==> run a <==
==> flow/design.v <==
`timescale 1ns / 1ps
module clock_div  #(
	parameter int COUNT_VAL = 1)(
    input logic clock,
    input logic reset,
    output logic div_clock,
    output logic tick
    );
logic [$clog2(COUNT_VAL):0] count;
localparam COUNT_VAL_n = COUNT_VAL / 2;
assign tick = (count == COUNT_VAL_n - 1) && (div_clock == 1'b0);
always_ff @(posedge clock or posedge reset)
    begin
        if(reset) begin
           count <= 'b0;
           div_clock <= 'b0;
         end
         else if (count == COUNT_VAL_n -1) begin
           count <= 'b0;
           div_clock <= ~div_clock;
         end
         else begin
           count <= count +1;
           div_clock <= div_clock; 
         end
    end
endmodule
`timescale 1ns / 1ps
module vga_controller #( 
    parameter h_actv_pixel = 640,
    parameter h_sync_pulse = 96,
    parameter h_back_porch = 48,
    parameter h_front_porch = 16,
    parameter h_sync_pol = 0,
    parameter v_actv_pixel = 480,
    parameter v_sync_pulse = 2,
    parameter v_back_porch = 33,
    parameter v_front_porch = 10,
    parameter v_sync_pol = 0    
)(
    input logic clk,    
    input logic ce,     
    input logic reset,  
    output logic h_sync,  
    output logic v_sync,  
    output logic [11:0] h_counter_out,  
    output logic [11:0] v_counter_out,  
    output logic disp_enable   
    );
    localparam v_tot_pixel = v_sync_pulse + v_back_porch + v_actv_pixel + v_front_porch;
    localparam h_tot_pixel = h_sync_pulse + h_back_porch + h_actv_pixel + h_front_porch;
    localparam beg_of_v_sync = v_actv_pixel + v_front_porch ;
    localparam end_of_v_sync = v_sync_pulse + v_actv_pixel + v_front_porch -1 ;
    localparam beg_of_h_sync = h_actv_pixel + h_front_porch ;
    localparam end_of_h_sync = h_sync_pulse + h_actv_pixel + h_front_porch -1 ;
    logic [11:0]  v_counter;
    logic [11:0]  h_counter;
    always_ff @(posedge clk or  posedge reset )begin
        if (reset)begin     
            v_counter <= 0;  
            h_counter <= 0;
            h_sync <= ~h_sync_pol;
            v_sync <= ~v_sync_pol;
            h_counter_out <= 0;
            v_counter_out <= 0;
        end
        else if (ce) begin
            h_counter_out <= h_counter;
            v_counter_out <= v_counter;
            if (h_counter < (h_tot_pixel-1))begin
                h_counter <= h_counter + 1 ;
            end
            else begin
                h_counter <= 0;
                if (v_counter < (v_tot_pixel -1))
                    v_counter <= v_counter + 1 ;
                else 
                    v_counter <= 0;
            end
            if(h_counter >= beg_of_h_sync && h_counter <= end_of_h_sync)begin
                h_sync <= h_sync_pol; 
            end           
            else begin
                h_sync <= ~h_sync_pol;
            end
            if (v_counter >= beg_of_v_sync && v_counter <= end_of_v_sync)
                v_sync <= v_sync_pol;
            else
                v_sync <= ~v_sync_pol;
        end
    end 
    always_ff @(posedge clk or  posedge reset)begin
        if(reset)begin
            disp_enable <= 0;
        end
        else if (ce) begin
            if ((v_counter <= v_actv_pixel-1) & (h_counter <= h_actv_pixel-1) )
                disp_enable <= 1;
            else 
                disp_enable <= 0; 
            end
    end
endmodule
`timescale 1ns / 1ps
module line_drawer(
    input logic [11:0] nx0,ny0,nx1,ny1,
    input logic  disp_en,
    input logic [11:0] v_cntr,
    input logic [11:0] h_cntr,
    input logic clk,
    input logic ce,
    input logic rst, 
    input logic Vsync,
    output logic [11:0] y, x
    );
    logic [11:0] x0;
    logic [11:0] y0;
    logic [11:0] x1;
    logic [11:0] y1;
    logic [11:0] n,w;
    logic [11:0] w0,n0,w1,n1;
    localparam logic [1:0] set_drawer = 2'd0;
    localparam logic [1:0] loop_drawer = 2'd1;
    localparam logic [1:0] low_high = 2'd2;
    localparam logic [1:0] reset_state = 2'd3;
    logic [1:0] drw_s;  
    logic [11:0] dw,dn;
    int  D;
    localparam int offset_D = 32'hffff;
    logic [11:0] w_cntr;
    logic low_or_high;   
    logic n_dir ; 
    always_ff @(posedge clk or posedge rst)begin
            if(rst)begin
                x0 <= 12'd2;
                y0 <= 12'd7;
                x1 <= 12'd9;
                y1 <= 12'd2;
                w0 <= 'd0;
                n0 <= 'd0;
                w1 <= 'd0;
                n1 <= 'd0;
                n <= 'd0;
                w <= 'd0;
                dw <= 'd0;
                dn <= 'd0;
                D <= 0;
                n_dir <= 1'b0;
                low_or_high <= 1'b0;
                x <= 12'hfff;
                y <= 12'hfff;
                w_cntr <= 'd0;
                drw_s <= low_high;
            end 
            else if (ce) begin
                case(drw_s) 
                    low_high:begin
                                if(x0 >  x1 && y0 > y1 )begin
                                    if((x0 - x1) > (y0 - y1))begin
                                        low_or_high <= 1'b1 ;
                                    end
                                    else begin
                                        low_or_high <= 1'b0 ;
                                    end
                                end
                                else if(x0 >  x1 && y0 < y1 )begin
                                    if((x0 - x1) > (y1 - y0))begin
                                        low_or_high <= 1'b1 ;
                                    end
                                    else begin
                                        low_or_high <= 1'b0 ;
                                    end
                                end
                                else if(x0 <  x1 && y0 > y1 )begin
                                    if((x1 - x0) > (y0 - y1))begin
                                        low_or_high <= 1'b1 ;
                                    end
                                    else begin
                                        low_or_high <= 1'b0 ;
                                    end
                                end
                                else if(x0 <  x1 && y0 < y1 )begin
                                    if((x1 - x0) > (y1 - y0))begin
                                        low_or_high <= 1'b1 ;
                                    end
                                    else begin
                                        low_or_high <= 1'b0 ;
                                    end
                                end 
                                drw_s <= set_drawer;                                                                                            
                            end
                    set_drawer:begin
                                    if(low_or_high == 1'b1)begin  
                                        if(x0 > x1)begin 
                                            {w0, n0, w1, n1} <= {x1,y1,x0,y0}; 
                                            dw <= x0 - x1;
                                            if(y0 > y1) begin
                                                dn <= y0 - y1;
                                                D <= 2*(y0 - y1) - (x0 - x1) + offset_D; 
                                                n_dir <= 1'b0;  
                                            end
                                            else begin
                                                dn <= y1 - y0;
                                                D <= 2*(y1 - y0) - (x0 - x1) + offset_D; 
                                                n_dir <= 1'b0;  
                                            end
                                            n <= y1;
                                            w <= x1; 
                                            w_cntr <= 'd0;
                                            drw_s <= loop_drawer;
                                        end
                                        else begin
                                            {w0, n0, w1, n1} <= {x0,y0,x1,y1}; 
                                            dw <= x1 - x0;
                                            if(y1 > y0) begin
                                                dn <= y1 - y0;
                                                D <= 2*(y1 - y0) - (x1 - x0) + offset_D;
                                                n_dir <= 1'b1;  
                                            end
                                            else begin
                                                dn <= y0 - y1;
                                                D <= 2*(y0 - y1) - (x1 - x0) + offset_D;
                                                n_dir <= 1'b0;  
                                            end
                                            n <= y0;
                                            w <= x0; 
                                            w_cntr <= 'd0;
                                            drw_s <= loop_drawer;
                                        end
                                    end
                                    else begin     
                                        if(y0 > y1)begin 
                                           {w0, n0, w1, n1} <= {y1,x1,y0,x0}; 
                                           dw <= y0 - y1; 
                                           if(x0 > x1) begin
                                               dn <= x0 - x1;
                                               n_dir <= 1'b0;  
                                               D <= 2*(x0 - x1) - (y0 - y1) + offset_D;
                                           end
                                           else begin
                                               dn <= x1 - x0;
                                               n_dir <= 1'b1;  
                                               D <= 2*(x1 - x0) - (y0 - y1) + offset_D;
                                           end
                                           n <= x0;
                                           w <= y1; 
                                           w_cntr <= 'd0;
                                           drw_s <= loop_drawer;
                                        end
                                        else begin  
                                            {w0, n0, w1, n1} <= {y0,x0,y1,x1}; 
                                            dw <= y1 - y0;
                                            if(x0 > x1) begin
                                              dn <= x0 - x1;
                                              n_dir <= 1'b0;  
                                              D <= 2*(x0 - x1) - (y1 - y0) + offset_D;
                                            end
                                            else begin
                                              dn <= x1 - x0;
                                              n_dir <= 1'b1;  
                                              D <= 2*(x1 - x0) - (y1 - y0) + offset_D;
                                            end
                                            n <= x0;
                                            w <= y0; 
                                            w_cntr <= 'd0;
                                            drw_s <= loop_drawer;
                                        end
                                    end
                                end
                    loop_drawer:begin
                                    if(low_or_high == 1'b1)
                                        {x,y} <= {w,n};
                                    else
                                        {x,y} <= {n,w};
                                    if(  (low_or_high == 1'b1) && (h_cntr +1 == w0 + w_cntr) ||    ((low_or_high == 1'b0) && (v_cntr == w0 + w_cntr && h_cntr > n ) ))begin  
                                        w_cntr <= w_cntr + 1;  
                                        w <= w + 1;
                                        if( D > (12'd0 + offset_D) )begin   
                                            if(n_dir == 1'b0)begin 
                                                n <= n - 1;
                                            end
                                            if(n_dir == 1'b1)begin 
                                                n <= n + 1; 
                                            end
                                            D <= D - 2*dw  + 2*dn;
                                        end
                                        else begin
                                        D <= D + 2*dn;
                                        end
                                    end 
                                    if(((low_or_high == 1'b1) && (w_cntr + w0 == w1)) ||    ((low_or_high == 1'b0) && (w_cntr + w0 == w1+1))) begin  
                                        w_cntr <= 'd0; 
                                        n <= n0;
                                        w <= w0;
                                        drw_s <= set_drawer;   
                                    end
                                end
                endcase        
                if(x0 != nx0 || y0 != ny0 || x1 != nx1 || y1 != ny1)begin
                    {x0, y0, x1, y1} <= {nx0, ny0, nx1, ny1};
                    drw_s <= low_high;
                end
            end
        end
endmodule
`timescale 1ns / 1ps
module drawing_line_top(
    input logic clk,
    input logic rst,
    output logic Hsync,
    output logic Vsync,
    output logic [3:0] vgaRed,
    output logic [3:0] vgaGreen,
    output logic [3:0] vgaBlue,
    input logic [11:0] x0,y0,x1,y1,
    output logic disp_en,
    output logic vga_clk,
    output logic [11:0] v_cntr, h_cntr
    );
    logic  vga_clk_buff;
    logic  vga_ce;
    clock_div#(4) vga_clk_mod(.clock(clk), .reset(rst), .div_clock(vga_clk_buff), .tick(vga_ce) ); 
    logic [11:0] v_cntr_buff, h_cntr_buff;
    logic Hsync_buff, Vsync_buff, disp_en_buff;   
    vga_controller#(
         .h_actv_pixel(50), 
         .h_sync_pulse(2),
         .h_back_porch(1),
         .h_front_porch(3),
         .h_sync_pol(0),
         .v_actv_pixel(60),
         .v_sync_pulse(1),
         .v_back_porch(1),
         .v_front_porch(1),
         .v_sync_pol(0)
    ) vgatxt(.clk(clk), .ce(vga_ce), .reset(rst), .h_sync(Hsync_buff), .v_sync(Vsync_buff), .h_counter_out(h_cntr_buff), .v_counter_out(v_cntr_buff), .disp_enable(disp_en_buff));
    logic [11:0] pix_y,pix_x;  
    line_drawer drw1(.nx0(x0), .nx1(x1),.disp_en(disp_en_buff), .rst(rst), .Vsync(Vsync_buff), .ny0(y0), .ny1(y1), .v_cntr(v_cntr_buff), .h_cntr(h_cntr_buff), .clk(clk), .ce(vga_ce), .y(pix_y), .x(pix_x)); 
    logic [3:0] red_r, green_r, blue_r;  
    assign {vgaRed, vgaGreen, vgaBlue} = {red_r, green_r, blue_r}; 
    always_ff @(posedge clk or posedge rst)begin
        if (rst) begin
            {red_r, green_r, blue_r} <= {4'b0 ,4'b0 , 4'b0};
        end
        else if (vga_ce) begin
            if (( (h_cntr_buff == pix_x && v_cntr_buff == pix_y ))&& disp_en_buff == 1'b1 )begin
                {red_r, green_r, blue_r} <= {4'hf,4'b0,4'b0};
            end  
            else if (disp_en_buff == 1'b1) begin
                {red_r, green_r, blue_r} <= {4'b1111,4'b1111,4'b1111};
            end
            else begin
                {red_r, green_r, blue_r} <= {4'b0 ,4'b0 , 4'b0}; 
            end
        end
    end
    assign vga_clk = vga_clk_buff;
    always_ff @(posedge clk or posedge rst)begin
        if (rst) begin
            v_cntr <= 12'd0;
            h_cntr <= 12'd0;
            Vsync <= 1'b1;
            Hsync <= 1'b1;
            disp_en <= 1'b0;
        end
        else if (vga_ce) begin
            v_cntr <= v_cntr_buff;
            h_cntr <= h_cntr_buff;
            Vsync <= Vsync_buff;
            Hsync <= Hsync_buff;
            disp_en <= disp_en_buff;
        end
    end
endmodule
==> flow/run.sh <==
#!/bin/bash
# the make line also repeats each setting of config.mk as NAME=value (left out here)
make -C /OpenROAD-flow-scripts/flow DESIGN_CONFIG=/design/flow/config.mk WORK_HOME=/design/flow/orfs CLKGATE_MAP_FILE= finish
==> flow/config.mk <==
export PLATFORM = sky130hd
export DESIGN_NAME = drawing_line_top
export DESIGN_NICKNAME = drawing_line_top
export VERILOG_FILES = /design/flow/design.v
export SDC_FILE = /design/flow/constraint.sdc
export NUM_CORES = 4
export LEC_CHECK = 0
export ABC_AREA = 0
export CAP_MARGIN = 0
export CELL_PAD_IN_SITES_GLOBAL_PLACEMENT = 0
export CORE_ASPECT_RATIO = 0.73
export CORE_MARGIN = 2
export CORE_UTILIZATION = 72
export CTS_CLUSTER_DIAMETER = 364
export CTS_CLUSTER_SIZE = 22
export MAX_ROUTING_LAYER = met4
export PLACE_DENSITY_LB_ADDON = 0.01
export SETUP_SLACK_MARGIN = 0.73
export SLEW_MARGIN = 30
==> flow/constraint.sdc <==
create_clock -name core_clock -period 5.35 [get_ports {clk}]
set_input_delay 1.0700 -clock core_clock [delete_from_list [all_inputs] [get_ports {clk}]]
set_output_delay 1.0700 -clock core_clock [all_outputs]
set_load 0.01 [all_outputs]
==> run b (differences from run a) <==
==> flow/config.mk (replaced) <==
export PLATFORM = sky130hd
export DESIGN_NAME = drawing_line_top
export DESIGN_NICKNAME = drawing_line_top
export VERILOG_FILES = /design/flow/design.v
export SDC_FILE = /design/flow/constraint.sdc
export NUM_CORES = 4
export LEC_CHECK = 0
export CAP_MARGIN = 20
export CORE_MARGIN = 2
export CORE_UTILIZATION = 58
export CTS_CLUSTER_SIZE = 97
export SLEW_MARGIN = 20
==> flow/constraint.sdc (replaced) <==
create_clock -name core_clock -period 6.79 [get_ports {clk}]
set_input_delay 1.3580 -clock core_clock [delete_from_list [all_inputs] [get_ports {clk}]]
set_output_delay 1.3580 -clock core_clock [all_outputs]
set_load 0.01 [all_outputs]
==> results <==
Run status: run b timing/DRC/antenna clean; run a timing/DRC/antenna clean
End point of the most critical hold path: run b vga_clk_mod.count[0]; run a Hsync
Sequential Power Share: run b 19.3%; run a 17.1%
Largest driver fanout on the critical path: run b 9; run a 5
Worst Path Arrival: run b 6.70 ns; run a 5.34 ns
Number of antenna violations at the first check in global routing: run b 4; run a 14
Worst clock skew: run b 0.0253 ns; run a 0.0430 ns
Power drawn by the clock network: run b 2000 uW; run a 1480 uW
Final design instance area without fill: run b 33600 sq um; run a 37200 sq um
Met2 wire len: run b 46.9 mm; run a 49.7 mm
Switching fraction of total power: run b 47.6%; run a 50.6%
Post-CTS Repair Setup Buffers: run b 0; run a 58
Core utilization before placement: run b 58.7%; run a 73.3%
Setup repair after global routing missed its margin: run b no; run a yes
Met1 global-route usage: run b 51.7%; run a 68.8%
Horizontal extent of the die: run b 235 um; run a 246 um
Share of the final layout cell area in multi-input gates: run b 65.5%; run a 65.4%
Total power density per cell area: run b 328 nW/um^2; run a 419 nW/um^2
Highest layer used for signal routing: run b met5; run a met4
Clock Power Share: run b 18.1%; run a 9.5%
Power and IR drop assume default switching activity.
